==> inputs of run a <==
==> flow/design.v (excerpt) <==
module syntropy_core #(
    parameter DATA_WIDTH = 16,
    parameter ADDR_WIDTH = 8,
    parameter THRESHOLD_DEFAULT = 16'hE666,   
    parameter LEARNING_RATE = 16'h0019,      
    parameter MAX_ITERATIONS = 8'd10
)(
    input wire clk,
    input wire rst_n,
    input wire [DATA_WIDTH-1:0] voltage_drift,     
    input wire [DATA_WIDTH-1:0] packet_loss,       
    input wire [DATA_WIDTH-1:0] temp_variance,     
    input wire [DATA_WIDTH-1:0] phase_jitter,      
    input wire [DATA_WIDTH-1:0] threshold,         
    input wire enable_learning,                    
    input wire mesh_broadcast_en,                  
    output reg stable,                             
    output reg [DATA_WIDTH-1:0] flux_value,        
    output reg [DATA_WIDTH-1:0] correction_vector,  
    output reg [DATA_WIDTH-1:0] optimized_params,  
    output reg learning_active,                    
    output reg mesh_broadcast_req,                 
    input wire [DATA_WIDTH-1:0] mesh_flux_in,      
    input wire [DATA_WIDTH-1:0] mesh_correction_in,  
    input wire mesh_valid_in,                      
    output reg [DATA_WIDTH-1:0] mesh_flux_out,     
    output reg [DATA_WIDTH-1:0] mesh_correction_out,  
    output reg mesh_valid_out,                     
    output reg [7:0] iteration_count,              
    output reg [3:0] state,                        
    output reg error_flag                          
);
Settings: LEC_CHECK=0, CAP_MARGIN=20, CORE_MARGIN=2, CORE_UTILIZATION=67, HOLD_SLACK_MARGIN=-0.09, MAX_ROUTING_LAYER=met4, SLEW_MARGIN=20, TNS_END_PERCENT=5; clock period 10.1 ns.
run.sh (not shown) runs the stock make flow with config.mk's settings and CLKGATE_MAP_FILE=.
==> run b (differences from run a) <==
ABC_AREA = 1   (was not set)
CORE_UTILIZATION = 72   (was 67)
CTS_CLUSTER_DIAMETER = 222   (was not set)
CTS_CLUSTER_SIZE = 37   (was not set)
HOLD_SLACK_MARGIN = 0.29   (was -0.09)
MAX_ROUTING_LAYER = not set   (was met4)
PLACE_DENSITY = 0.94   (was not set)
TNS_END_PERCENT = not set   (was 5)
==> run c (differences from run a) <==
CAP_MARGIN = 30   (was 20)
CELL_PAD_IN_SITES_DETAIL_PLACEMENT = 1   (was not set)
CELL_PAD_IN_SITES_GLOBAL_PLACEMENT = 1   (was not set)
CORE_UTILIZATION = 36   (was 67)
CTS_CLUSTER_SIZE = 62   (was not set)
GPL_ROUTABILITY_DRIVEN = 1   (was not set)
HOLD_SLACK_MARGIN = not set   (was -0.09)
SETUP_SLACK_MARGIN = -0.94   (was not set)
==> flow/constraint.sdc (replaced) <==
create_clock -name core_clock -period 13.0 [get_ports {clk}]
set_input_delay 2.6000 -clock core_clock [delete_from_list [all_inputs] [get_ports {clk}]]
set_output_delay 2.6000 -clock core_clock [all_outputs]
set_load 0.01 [all_outputs]
==> impl_metrics.tcl <==
# metrics dict for downstream scripts
set metrics [dict create \
    cts_setup_buffers 0 \
    signal_buffers 216 \
    place_ws_ns 0.556 \
    status "no timing/DRC/antenna violations" \
    synthesis.nets 2551 \
    max_slew_margin_pct 32.9 \
    fmax_ghz 0.0800 \
    min_from "optimized_params[1]" \
    met2_usage_pct 36.9 \
    grt_pass1_wl_microns 91400 \
]
-- figures above: run c

==> impl_metrics.tcl <==
# metrics dict for downstream scripts
set metrics [dict create \
    error_message "[ERROR GRT-0232] Routing congestion too high. Check the congestion heatmap in the GUI." \
    place_ws_ns -0.738 \
    cts_buffer_depth 3 \
    status "aborted with a tool error" \
    met2_usage_pct 98.1 \
    num_rows 60 \
    cts_setup_buffers 14 \
    failed_stage "global routing (5_1_grt)" \
    yosysSeqAreaShare_pct 26.1 \
    xor_area_share_pct 6.35 \
    synthesis.nets 2952 \
    async_reset_ff_share_pct 100 \
    numSynthFlops 204 \
    synth_area_sq_um 19600 \
]
-- figures above: run b

==> impl_metrics.tcl <==
# metrics dict for downstream scripts
set metrics [dict create \
    status "finished with violations" \
    so_faults "negative setup slack" \
    signal_buffers 443 \
    synthesis.nets 2551 \
    cts_setup_buffers 35 \
    cts_buffer_depth 3 \
    grt_pass1_wl_microns 93600 \
    setup_viol 6 \
    drtIter0Drc 1569 \
    hold_violations 0 \
    place_ws_ns -0.649 \
    fmax_ghz 0.0918 \
    fp.dieW_microns 173 \
    clk_pin_slew_ns 0.06 \
    met2WireLength_microns 29300 \
    layout_setup_ws_ns -0.791 \
    max_slew_margin_pct 29.4 \
    diodes 2 \
]
-- figures above: run a


==> trial 96 <==
==> flow/design.v <==
`timescale 1ns / 1ps
module syntropy_core #(
    parameter DATA_WIDTH = 16,
    parameter ADDR_WIDTH = 8,
    parameter THRESHOLD_DEFAULT = 16'hE666,   
    parameter LEARNING_RATE = 16'h0019,      
    parameter MAX_ITERATIONS = 8'd10
)(
    input wire clk,
    input wire rst_n,
    input wire [DATA_WIDTH-1:0] voltage_drift,     
    input wire [DATA_WIDTH-1:0] packet_loss,       
    input wire [DATA_WIDTH-1:0] temp_variance,     
    input wire [DATA_WIDTH-1:0] phase_jitter,      
    input wire [DATA_WIDTH-1:0] threshold,         
    input wire enable_learning,                    
    input wire mesh_broadcast_en,                  
    output reg stable,                             
    output reg [DATA_WIDTH-1:0] flux_value,        
    output reg [DATA_WIDTH-1:0] correction_vector,  
    output reg [DATA_WIDTH-1:0] optimized_params,  
    output reg learning_active,                    
    output reg mesh_broadcast_req,                 
    input wire [DATA_WIDTH-1:0] mesh_flux_in,      
    input wire [DATA_WIDTH-1:0] mesh_correction_in,  
    input wire mesh_valid_in,                      
    output reg [DATA_WIDTH-1:0] mesh_flux_out,     
    output reg [DATA_WIDTH-1:0] mesh_correction_out,  
    output reg mesh_valid_out,                     
    output reg [7:0] iteration_count,              
    output reg [3:0] state,                        
    output reg error_flag                          
);
    localparam IDLE = 4'd0;
    localparam EVALUATE = 4'd1;
    localparam LEARN = 4'd2;
    localparam CORRECT = 4'd3;
    localparam BROADCAST = 4'd4;
    localparam ERROR = 4'd5;
    reg [DATA_WIDTH-1:0] flux_reg;
    reg [DATA_WIDTH-1:0] threshold_reg;
    reg [DATA_WIDTH-1:0] metrics [0:3];   
    reg [DATA_WIDTH-1:0] gradients [0:3];  
    reg [DATA_WIDTH-1:0] params [0:3];    
    reg [7:0] iter_count;
    reg [3:0] current_state;
    reg learning_en;
    reg mesh_en;
    wire [DATA_WIDTH-1:0] flux_calc;
    wire signed [22:0] gradient_calc [0:3];
    wire signed [31:0] scaled_step [0:3];
    wire [DATA_WIDTH-1:0] param_update [0:3];
    wire signed [17:0] flux_error;
    localparam signed [31:0] LEARNING_RATE_S = LEARNING_RATE;
    wire overflow_flag;
    assign flux_calc = 16'h0100 - (voltage_drift + packet_loss + 
                                   (temp_variance >> 8) + phase_jitter);
    assign flux_error = $signed({2'b00, threshold_reg}) - $signed({2'b00, flux_reg});
    assign gradient_calc[0] = -2 * flux_error;  
    assign gradient_calc[1] = -2 * flux_error;  
    assign gradient_calc[2] = (-2 * flux_error) >>> 8;  
    assign gradient_calc[3] = -2 * flux_error;  
    assign scaled_step[0] = (LEARNING_RATE_S * gradient_calc[0]) >>> 8;
    assign scaled_step[1] = (LEARNING_RATE_S * gradient_calc[1]) >>> 8;
    assign scaled_step[2] = (LEARNING_RATE_S * gradient_calc[2]) >>> 8;
    assign scaled_step[3] = (LEARNING_RATE_S * gradient_calc[3]) >>> 8;
    assign param_update[0] = params[0] - scaled_step[0][DATA_WIDTH-1:0];
    assign param_update[1] = params[1] - scaled_step[1][DATA_WIDTH-1:0];
    assign param_update[2] = params[2] - scaled_step[2][DATA_WIDTH-1:0];
    assign param_update[3] = params[3] - scaled_step[3][DATA_WIDTH-1:0];
    assign overflow_flag = (flux_calc[15] == 1'b1) || 
                          (param_update[0][15] == 1'b1) ||
                          (param_update[1][15] == 1'b1) ||
                          (param_update[2][15] == 1'b1) ||
                          (param_update[3][15] == 1'b1);
    always @(posedge clk or negedge rst_n) begin
        if (!rst_n) begin
            stable <= 1'b0;
            flux_value <= 16'h0000;
            correction_vector <= 16'h0000;
            optimized_params <= 16'h0000;
            learning_active <= 1'b0;
            mesh_broadcast_req <= 1'b0;
            mesh_flux_out <= 16'h0000;
            mesh_correction_out <= 16'h0000;
            mesh_valid_out <= 1'b0;
            iteration_count <= 8'd0;
            state <= IDLE;
            error_flag <= 1'b0;
            params[0] <= 16'h0000;  
            params[1] <= 16'h0000;  
            params[2] <= 16'h0000;  
            params[3] <= 16'h0000;  
            threshold_reg <= THRESHOLD_DEFAULT;
            flux_reg <= 16'h0000;
            current_state <= IDLE;
            learning_en <= 1'b0;
            mesh_en <= 1'b0;
            iter_count <= 8'd0;
        end else begin
            threshold_reg <= threshold;
            learning_en <= enable_learning;
            mesh_en <= mesh_broadcast_en;
            metrics[0] <= voltage_drift;
            metrics[1] <= packet_loss;
            metrics[2] <= temp_variance;
            metrics[3] <= phase_jitter;
            case (current_state)
                IDLE: begin
                    stable <= 1'b0;
                    learning_active <= 1'b0;
                    mesh_broadcast_req <= 1'b0;
                    mesh_valid_out <= 1'b0;
                    error_flag <= 1'b0;
                    iter_count <= 8'd0;
                    if (overflow_flag) begin
                        current_state <= ERROR;
                    end else begin
                        current_state <= EVALUATE;
                    end
                end
                EVALUATE: begin
                    flux_reg <= flux_calc;
                    flux_value <= flux_calc;
                    if (flux_calc >= threshold_reg) begin
                        stable <= 1'b1;
                        correction_vector <= 16'h0000;
                        current_state <= IDLE;
                    end else begin
                        stable <= 1'b0;
                        correction_vector <= threshold_reg - flux_calc;
                        if (learning_en) begin
                            current_state <= LEARN;
                        end else begin
                            current_state <= CORRECT;
                        end
                    end
                end
                LEARN: begin
                    learning_active <= 1'b1;
                    if (iter_count < MAX_ITERATIONS) begin
                        gradients[0] <= gradient_calc[0];
                        gradients[1] <= gradient_calc[1];
                        gradients[2] <= gradient_calc[2];
                        gradients[3] <= gradient_calc[3];
                        params[0] <= param_update[0];
                        params[1] <= param_update[1];
                        params[2] <= param_update[2];
                        params[3] <= param_update[3];
                        iter_count <= iter_count + 1;
                        iteration_count <= iter_count + 1;
                        flux_reg <= 16'h0100 - (param_update[0] + param_update[1] + 
                                               (param_update[2] >> 8) + param_update[3]);
                    end else begin
                        learning_active <= 1'b0;
                        optimized_params <= params[0] + params[1] + params[2] + params[3];
                        current_state <= CORRECT;
                    end
                end
                CORRECT: begin
                    if (mesh_en && mesh_valid_in) begin
                        correction_vector <= mesh_correction_in;
                    end
                    current_state <= BROADCAST;
                end
                BROADCAST: begin
                    mesh_flux_out <= flux_reg;
                    mesh_correction_out <= correction_vector;
                    mesh_valid_out <= 1'b1;
                    mesh_broadcast_req <= 1'b1;
                    current_state <= IDLE;
                end
                ERROR: begin
                    error_flag <= 1'b1;
                    stable <= 1'b0;
                    learning_active <= 1'b0;
                    mesh_broadcast_req <= 1'b0;
                    mesh_valid_out <= 1'b0;
                end
                default: begin
                    current_state <= IDLE;
                end
            endcase
            state <= current_state;
        end
    end
    always @(posedge clk) begin
        if (mesh_valid_in && mesh_en) begin
        end
    end
endmodule
==> flow/run.sh <==
#!/bin/bash
# the make line also repeats each setting of config.mk as NAME=value (left out here)
make -C /OpenROAD-flow-scripts/flow DESIGN_CONFIG=/design/flow/config.mk WORK_HOME=/design/flow/orfs CLKGATE_MAP_FILE= finish
==> flow/config.mk <==
export PLATFORM = sky130hd
export DESIGN_NAME = syntropy_core
export DESIGN_NICKNAME = syntropy_core
export VERILOG_FILES = /design/flow/design.v
export SDC_FILE = /design/flow/constraint.sdc
export NUM_CORES = 4
export LEC_CHECK = 0
export CAP_MARGIN = 20
export CORE_MARGIN = 2
export CORE_UTILIZATION = 71
export CTS_CLUSTER_SIZE = 46
export MAX_ROUTING_LAYER = met4
export PLACE_DENSITY = 0.95
export SLEW_MARGIN = 20
==> flow/constraint.sdc <==
create_clock -name core_clock -period 10.5 [get_ports {clk}]
set_input_delay 2.1000 -clock core_clock [delete_from_list [all_inputs] [get_ports {clk}]]
set_output_delay 2.1000 -clock core_clock [all_outputs]
set_load 0.01 [all_outputs]
==> inputs of trial 3, as changes to trial 96 <==
Settings changed: CORE_UTILIZATION 71 to 58, CTS_CLUSTER_SIZE 46 to unset, MAX_ROUTING_LAYER met4 to unset, PLACE_DENSITY 0.95 to unset, TNS_END_PERCENT set to 5.
==> flow/constraint.sdc (replaced) <==
create_clock -name core_clock -period 10.1 [get_ports {clk}]
set_input_delay 2.0200 -clock core_clock [delete_from_list [all_inputs] [get_ports {clk}]]
set_output_delay 2.0200 -clock core_clock [all_outputs]
set_load 0.01 [all_outputs]
==> notes <==
- Die area: trial 96 is lower than trial 3 (about 18%).
- Trial 3 reached the layout checks and failed them: negative setup slack. Trial 96 died in global routing (5_1_grt) with GRT-0116.
- In area after synthesis, trial 3 and trial 96 do not differ.
- Synthesized cell count is the same in trial 3 and trial 96.
